==> inputs of run B <==
// brain_m
module brain_m(clk, rst, distance, mode, start, E, color, OE, shape);
export LEC_CHECK = 0
export ABC_AREA = 1
export CAP_MARGIN = 30
export CELL_PAD_IN_SITES_GLOBAL_PLACEMENT = 3
export CORE_ASPECT_RATIO = 0.58
export CORE_MARGIN = 2
export CORE_UTILIZATION = 61
export CTS_CLUSTER_DIAMETER = 249
export GPL_ROUTABILITY_DRIVEN = 1
export GPL_TIMING_DRIVEN = 1
export HOLD_SLACK_MARGIN = 0.08
export MIN_ROUTING_LAYER = met2
export SETUP_SLACK_MARGIN = -0.03
export SLEW_MARGIN = 20
export TNS_END_PERCENT = 45
create_clock -name core_clock -period 9.77 [get_ports {clk}]
run.sh (not shown) runs the stock make flow with config.mk's settings and CLKGATE_MAP_FILE=.
==> run F: changes against run B <==
==> flow/config.mk (replaced) <==
export PLATFORM = sky130hd
export DESIGN_NAME = brain_m
export DESIGN_NICKNAME = brain_m
export VERILOG_FILES = /design/flow/design.v
export SDC_FILE = /design/flow/constraint.sdc
export NUM_CORES = 4
export LEC_CHECK = 0
export CAP_MARGIN = 20
export CORE_MARGIN = 2
export CORE_UTILIZATION = 58
export PLACE_DENSITY = 0.6
export SLEW_MARGIN = 20
==> flow/constraint.sdc (replaced) <==
create_clock -name core_clock -period 4.05 [get_ports {clk}]
set_input_delay 0.8100 -clock core_clock [delete_from_list [all_inputs] [get_ports {clk}]]
set_output_delay 0.8100 -clock core_clock [all_outputs]
set_load 0.01 [all_outputs]
==> run notes <==
Notes on the flow run.

- The run finished with no timing, DRC or antenna violations.
- The share of the Yosys chip area taken by registers is 0.5293.
- The biggest combinational cell group after synthesis is simple AND/OR/NAND/NOR gates, for reference.
- For reference, the top cells by count after synthesis are 2232 x sky130_fd_sc_hd__dfxtp_1, 1467 x sky130_fd_sc_hd__a21oi_1, 1189 x sky130_fd_sc_hd__nor2_1.
- The floorplan step defined a die boundary enclosing 0.1866 mm2.
- The starting density of the core is 0.5820, for reference.
- A synthesized cell averages 9.728 um2.
- The chip area line in the Yosys stat output reads 0.1062 mm2.
- The fraction of the mapped netlist area in compound gates is 0.1562, for reference.
- Of the total synthesized cell area, the portion taken by full adders, half adders and majority gates is 0.02738.
- The floorplan has between 150 and 200 rows.
the above is filed under run F

==> run notes <==
Status of the implementation.

- The floorplan step records an initial core utilization of 0.6128.
- In the synthesized netlist, the cells that appear most often are 2232 x sky130_fd_sc_hd__dfxtp_1, 1979 x sky130_fd_sc_hd__nor2_1, 1714 x sky130_fd_sc_hd__o21ai_0.
- The fraction of the mapped netlist area in compound gates is 0.1864, for reference.
- Of the total synthesized cell area, the portion taken by full adders, half adders and majority gates is 0.02710.
- The stopping stage is 3_1_place_gp_skip_io, for reference.
- The tool reported: "[ERROR GPL-0301] Utilization 138.039 % exceeds 100%".
- The average footprint of a synthesized cell is 8.137 um2, for reference.
- The report lists the number of standard-cell rows as 117.
- The floorplan step defined a die boundary enclosing 0.1794 mm2.
- The flow did not finish.
- The stat command in Yosys gives a chip area of about 0.11 mm2.
- Among the non-sequential cells, AND-OR/OR-AND gates take the most area.
- For this run, the register share of the synthesized area comes to 0.5239.
the above is filed under run B


* * *

==> inputs of job 7061 <==
brain_m again, from the RTL that the note above started with.
make LEC_CHECK=0 CAP_MARGIN=40 CELL_PAD_IN_SITES_DETAIL_PLACEMENT=1 CORE_MARGIN=2 CORE_UTILIZATION=47 CTS_CLUSTER_DIAMETER=393 GPL_ROUTABILITY_DRIVEN=1 MIN_ROUTING_LAYER=met1 PLACE_DENSITY=0.41 SLEW_MARGIN=20 finish   # period 8.91 ns
==> job 2588 (differences from job 7061) <==
==> flow/config.mk (replaced) <==
export PLATFORM = sky130hd
export DESIGN_NAME = brain_m
export DESIGN_NICKNAME = brain_m
export VERILOG_FILES = /design/flow/design.v
export SDC_FILE = /design/flow/constraint.sdc
export NUM_CORES = 4
export LEC_CHECK = 0
export CAP_MARGIN = 35
export CORE_MARGIN = 2
export CORE_UTILIZATION = 72
export CTS_CLUSTER_SIZE = 15
export PLACE_DENSITY_LB_ADDON = 0.28
export SETUP_SLACK_MARGIN = -0.24
export SLEW_MARGIN = 20
==> flow/constraint.sdc (replaced) <==
create_clock -name core_clock -period 3.7 [get_ports {clk}]
set_input_delay 0.7400 -clock core_clock [delete_from_list [all_inputs] [get_ports {clk}]]
set_output_delay 0.7400 -clock core_clock [all_outputs]
set_load 0.01 [all_outputs]
==> comparison <==
In flip-flop count, job 7061 and job 2588 do not differ. Between job 2588 and job 7061, the lower non-clock buffer count is in job 7061 (gap 187). Job 7061 completed with no timing, DRC or antenna violations. Job 2588 completed, yet does not pass: negative setup slack. Of job 2588 and job 7061, job 7061 has the higher cell count (gap about 7%, measured against job 7061). Between job 7061 and job 2588, the lower global-route usage is in job 7061 (gap 11 points). Clock skew: job 2588 is higher than job 7061 (0.011 ns).
==> figures <==
	job 7061	job 2588
Met2 WL post-DR	152.4 mm	141.5 mm
Via count of the first global-routing pass	85,050	84,840
Result of the run	complete, no violations	failed layout checks
Layout check failures	-	negative setup slack
Count of plain and timing-repair buffers in the layout	155	342
Share of cell area taken by flip-flops and latches	47.28%	47.68%
Comb gate area	46,280 um^2	46,350 um^2
Post-Route M1 WL	145.4 mm	108.1 mm
Fraction of cell area in non-clock buffers	1.553%	2.934%
Peak fanout along the critical path	31	4
CP Data Arrival Time	4.49 ns	4.87 ns
Die width	479.4 um	388.1 um
